// cordic_pipeline_rtl
module cordic_pipeline_rtl( clock, reset, ce, angle_in, sin_out, cos_out, valid_out );
clock: 4.5 ns
lec_check: 0
abc_area: 1
cap_margin: 30
cell_pad_in_sites_detail_placement: 1
core_aspect_ratio: 0.72
core_margin: 4
core_utilization: 40
cts_cluster_diameter: 304
gpl_timing_driven: 1
place_density_lb_addon: 0.06
slew_margin: 20
tns_end_percent: 15
run.sh (not shown) runs the stock make flow with config.mk's settings and CLKGATE_MAP_FILE=.
Edit:
Settings changed: ABC_AREA 1 to unset, CAP_MARGIN 30 to 15, CORE_ASPECT_RATIO 0.72 to 1.03, CORE_MARGIN 4 to 2, CORE_UTILIZATION 40 to 68, CTS_CLUSTER_DIAMETER 304 to 189, GPL_ROUTABILITY_DRIVEN set to 0, PLACE_DENSITY set to 0.53, PLACE_DENSITY_LB_ADDON 0.06 to unset, SETUP_SLACK_MARGIN set to -0.37, TNS_END_PERCENT 15 to unset.
With this change the flow ended with an error in clock tree synthesis (4_1_cts).
Die area came out lower by about 43%.
Area after synthesis came out lower by about 1.1%.
Synthesized cell count came out lower by about 12%.
Edit:
Settings changed: CELL_PAD_IN_SITES_DETAIL_PLACEMENT 1 to 0, CELL_PAD_IN_SITES_GLOBAL_PLACEMENT set to 2, CORE_MARGIN 2 to 3.
Result:
- The changed run stopped in global placement without I/O (3_1_place_gp_skip_io), error GPL-0301
- die size came out higher by 1.7%
- synthesized area stays the same
- synthesized cell count stays the same
Edit:
Settings changed: ABC_AREA set to 1, CAP_MARGIN 15 to 30, CELL_PAD_IN_SITES_DETAIL_PLACEMENT 0 to 1, CELL_PAD_IN_SITES_GLOBAL_PLACEMENT 2 to 1, CORE_ASPECT_RATIO 1.03 to 0.72, CORE_MARGIN 3 to 6, CORE_UTILIZATION 68 to 40, CTS_CLUSTER_DIAMETER 189 to 304, GPL_ROUTABILITY_DRIVEN 0 to unset, PLACE_DENSITY 0.53 to unset, PLACE_DENSITY_LB_ADDON set to 0.1, SETUP_SLACK_MARGIN -0.37 to unset, TNS_END_PERCENT set to 15.
With this change the flow produced a clean layout.
Area after synthesis came out higher slightly.
Synthesized cell count climbs by roughly a tenth.
Die size rose by well over a third.

========
The RTL this note starts from:
==> flow/design.v <==
module cordic_step ( clock, ce, sin_in, cos_in, angle_in, t_angle, atan,
sin_out, cos_out, angle_out, t_angle_out );
parameter integer step = 0;  
parameter integer W = 12;  
input clock, ce;
input signed [W-1:0] sin_in, cos_in, angle_in, t_angle, atan;
output reg signed [W-1:0] sin_out, cos_out, angle_out, t_angle_out;
always @ (posedge clock)
begin
if( ce == 1'b1 )
begin
if(t_angle >= angle_in)
begin
cos_out <= cos_in - (sin_in >>> step);
sin_out <= ((cos_in >>> step) + sin_in);
angle_out <= angle_in + atan;
end
else if (t_angle < angle_in)
begin
cos_out <= cos_in + (sin_in >>> step);
sin_out <= -(cos_in >>> step) + sin_in;
angle_out <= angle_in - atan;
end
t_angle_out <= t_angle;
end  
end
endmodule
module mul_Kn(clock, ce, value_in, value_out, t_angle );
parameter integer W = 12;  
parameter FXP_SHIFT = 10;  
input clock, ce;
input signed[W-1:0] value_in, t_angle;
output reg signed[W-1:0] value_out;
reg signed [2*W-1:0] val, val_0, val_2, val_4, val_5, val_7, val_7_9_d, val_9;  
reg signed [2*W-1:0] val_0_2, val_4_5, val_7_9, val_0_2_4_5, val_0_2_4_5_7_9;  
always @ (posedge clock)
begin
if( ce == 1'b1 )
begin
val = value_in; val_0 <= val; val_2 <= val << 2; val_4 <= val << 4;
val_5 <= val << 5; val_7 <= val << 7; val_9 <= val << 9;
val_0_2 <= val_0 - val_2; val_4_5 <= val_4 - val_5; val_7_9 <= val_7 + val_9;
val_0_2_4_5 <= val_0_2 + val_4_5;
val_7_9_d <= val_7_9;  
val_0_2_4_5_7_9 = val_0_2_4_5 + val_7_9_d;
value_out <= val_0_2_4_5_7_9 >>> FXP_SHIFT;
end
end
endmodule
module cordic_pipeline_rtl( clock, reset, ce, angle_in, sin_out, cos_out, valid_out );
parameter integer W = 12;  
parameter FXP_MUL = 1024;  
parameter PIPE_LATENCY = 15;  
input clock, reset, ce;
input signed [W-1:0] angle_in;  
output signed [W-1:0] sin_out, cos_out;
output valid_out;
wire signed [11:0] atan[0:10];  
assign atan[0] = 12'sd804;
assign atan[1] = 12'sd475;
assign atan[2] = 12'sd251;
assign atan[3] = 12'sd127;
assign atan[4] = 12'sd64;
assign atan[5] = 12'sd32;
assign atan[6] = 12'sd16;
assign atan[7] = 12'sd8;
assign atan[8] = 12'sd4;
assign atan[9] = 12'sd2;
assign atan[10] = 12'sd1;
wire signed [W-1:0] sin_tab [0:11];
wire signed [W-1:0] cos_tab [0:11];
wire signed [W-1:0] t_angle_tab [0:11];  
wire signed [W-1:0] angle_tab [0:11];
reg unsigned [4:0] valid_cnt;  
always@(posedge clock)
begin
if ( reset == 1'b0 )
valid_cnt <= PIPE_LATENCY;  
else
if( ( valid_cnt != 0 ) && ( ce == 1'b1 ) )
valid_cnt <= valid_cnt - 1;  
end
assign valid_out = ( valid_cnt == 0 )? 1'b1 : 1'b0;  
assign cos_tab[0] = 1.0 * FXP_MUL;
assign sin_tab[0] = 0;
assign angle_tab[0] = 0;
assign t_angle_tab[0] = angle_in;
cordic_step #(0) cordic_step_0 ( clock, ce, sin_tab[0], cos_tab[0], angle_tab[0], t_angle_tab[0], atan[0],
sin_tab[1], cos_tab[1], angle_tab[1], t_angle_tab[1] );
cordic_step #(1) cordic_step_1 ( clock, ce, sin_tab[1], cos_tab[1], angle_tab[1], t_angle_tab[1], atan[1],
sin_tab[2], cos_tab[2], angle_tab[2], t_angle_tab[2] );
cordic_step #(2) cordic_step_2 ( clock, ce, sin_tab[2], cos_tab[2], angle_tab[2], t_angle_tab[2], atan[2],
sin_tab[3], cos_tab[3], angle_tab[3], t_angle_tab[3] );
cordic_step #(3) cordic_step_3 ( clock, ce, sin_tab[3], cos_tab[3], angle_tab[3], t_angle_tab[3], atan[3],
sin_tab[4], cos_tab[4], angle_tab[4], t_angle_tab[4] );
cordic_step #(4) cordic_step_4 ( clock, ce, sin_tab[4], cos_tab[4], angle_tab[4], t_angle_tab[4], atan[4],
sin_tab[5], cos_tab[5], angle_tab[5], t_angle_tab[5] );
cordic_step #(5) cordic_step_5 ( clock, ce, sin_tab[5], cos_tab[5], angle_tab[5], t_angle_tab[5], atan[5],
sin_tab[6], cos_tab[6], angle_tab[6], t_angle_tab[6] );
cordic_step #(6) cordic_step_6 ( clock, ce, sin_tab[6], cos_tab[6], angle_tab[6], t_angle_tab[6], atan[6],
sin_tab[7], cos_tab[7], angle_tab[7], t_angle_tab[7] );
cordic_step #(7) cordic_step_7 ( clock, ce, sin_tab[7], cos_tab[7], angle_tab[7], t_angle_tab[7], atan[7],
sin_tab[8], cos_tab[8], angle_tab[8], t_angle_tab[8] );
cordic_step #(8) cordic_step_8 ( clock, ce, sin_tab[8], cos_tab[8], angle_tab[8], t_angle_tab[8], atan[8],
sin_tab[9], cos_tab[9], angle_tab[9], t_angle_tab[9] );
cordic_step #(9) cordic_step_9 ( clock, ce, sin_tab[9], cos_tab[9], angle_tab[9], t_angle_tab[9], atan[9],
sin_tab[10], cos_tab[10], angle_tab[10], t_angle_tab[10] );
cordic_step #(10)cordic_step_10( clock, ce, sin_tab[10], cos_tab[10], angle_tab[10], t_angle_tab[10],
atan[10], sin_tab[11], cos_tab[11], angle_tab[11], t_angle_tab[11] );
mul_Kn mul_Kn_sin ( clock, ce, sin_tab[11], sin_out, t_angle_tab[11] );
mul_Kn mul_Kn_cos ( clock, ce, cos_tab[11], cos_out, t_angle_tab[11] );
endmodule
clock: 4.26 ns
lec_check: 0
cap_margin: 20
core_margin: 2
core_utilization: 44
slew_margin: 20
The starting point finished with timing, DRC and antenna clean.
Then changed:
--- a/flow/config.mk
+++ b/flow/config.mk
@@ -7,5 +7,8 @@
 export LEC_CHECK = 0
+export ABC_AREA = 1
 export CAP_MARGIN = 20
 export CORE_MARGIN = 2
-export CORE_UTILIZATION = 44
+export CORE_UTILIZATION = 72
+export CTS_CLUSTER_DIAMETER = 34
+export MAX_ROUTING_LAYER = met4
 export SLEW_MARGIN = 20
==> flow/constraint.sdc (replaced) <==
create_clock -name core_clock -period 2.55 [get_ports {clock}]
set_input_delay 0.5100 -clock core_clock [delete_from_list [all_inputs] [get_ports {clock}]]
set_output_delay 0.5100 -clock core_clock [all_outputs]
set_load 0.01 [all_outputs]
Effect:
- The changed run died in clock tree synthesis (4_1_cts)
- synthesized area increases slightly
- synthesized cell count increases by roughly a tenth
- die size decreases by well over a third
Then changed:
--- a/flow/config.mk
+++ b/flow/config.mk
@@ -10,5 +10,4 @@
 export CORE_MARGIN = 2
-export CORE_UTILIZATION = 72
-export CTS_CLUSTER_DIAMETER = 34
-export MAX_ROUTING_LAYER = met4
+export CORE_UTILIZATION = 65
+export PLACE_DENSITY = 0.36
 export SLEW_MARGIN = 20
==> flow/constraint.sdc (replaced) <==
create_clock -name core_clock -period 2.63 [get_ports {clock}]
set_input_delay 0.5260 -clock core_clock [delete_from_list [all_inputs] [get_ports {clock}]]
set_output_delay 0.5260 -clock core_clock [all_outputs]
set_load 0.01 [all_outputs]
Result: The changed run stopped in global routing (5_1_grt) on GRT-0232. Synthesized cell count is unchanged. Synthesized area is unchanged. Die area climbs by 11%.

========
// cordic_pipeline_rtl: RTL as listed in full above, without the edits since
export LEC_CHECK = 0
export CAP_MARGIN = 20
export CORE_MARGIN = 2
export CORE_UTILIZATION = 70
export CTS_CLUSTER_SIZE = 15
export SETUP_SLACK_MARGIN = 0.32
export SLEW_MARGIN = 20
create_clock -name core_clock -period 2.04 [get_ports {clock}]
The first run stopped in 4_1_cts, error DPL-0033.
Rerun with:
Settings changed: ABC_AREA set to 1, CTS_CLUSTER_SIZE 15 to not set, PLACE_DENSITY set to 0.35, SETUP_SLACK_MARGIN 0.32 to 1.04.
Clock period 2.04 ns to 3.73 ns, I/O delays scaled along.
This time the run failed in 5_1_grt.
Die area rose by 1.1%.
Area after synthesis rose by 1.1%.
Synthesized cell count rose by 13%.
Rerun with:
Settings changed: ABC_AREA 1 to not set, CORE_UTILIZATION 70 to 63, PLACE_DENSITY 0.35 to not set, SETUP_SLACK_MARGIN 1.04 to not set.
Clock period 3.73 ns to 2.04 ns, I/O delays scaled along.
Result: This time the run ran to the end with violations: setup timing; synthesized area falls by about 1.1%; die size rises by about 10%; synthesized cell count falls by about 12%.
Rerun with:
Settings changed: CORE_UTILIZATION 63 to 72, SETUP_SLACK_MARGIN set to -0.24.
Clock period 2.04 ns to 4.12 ns, I/O delays scaled along.
The new run finished with setup timing left.
Design area shrinks by 20%.
Cell count came out lower by about 20%.
Area after synthesis is unchanged.
Sequential share of layout area rises by 9.1 points.
Synthesized cell count stays the same.
Via count went down by 20%.
Utilization is lower by 8.8 points.
Maximum frequency rose by 6.2%.
Worst hold slack improved by 0.25 ns.
Rerun with:
Settings changed: CORE_UTILIZATION 72 to 66, SETUP_SLACK_MARGIN -0.24 to 0.85.
Clock period 4.12 ns to 3.31 ns, I/O delays scaled along.
The new run produced a layout that fails on setup timing.
Clock-buffer cell count goes up by 5.
Setup slack is worse by 0.93 ns.
Via count goes up by 26%.
Utilization goes up by 10 points.
Design area goes up by 21%.
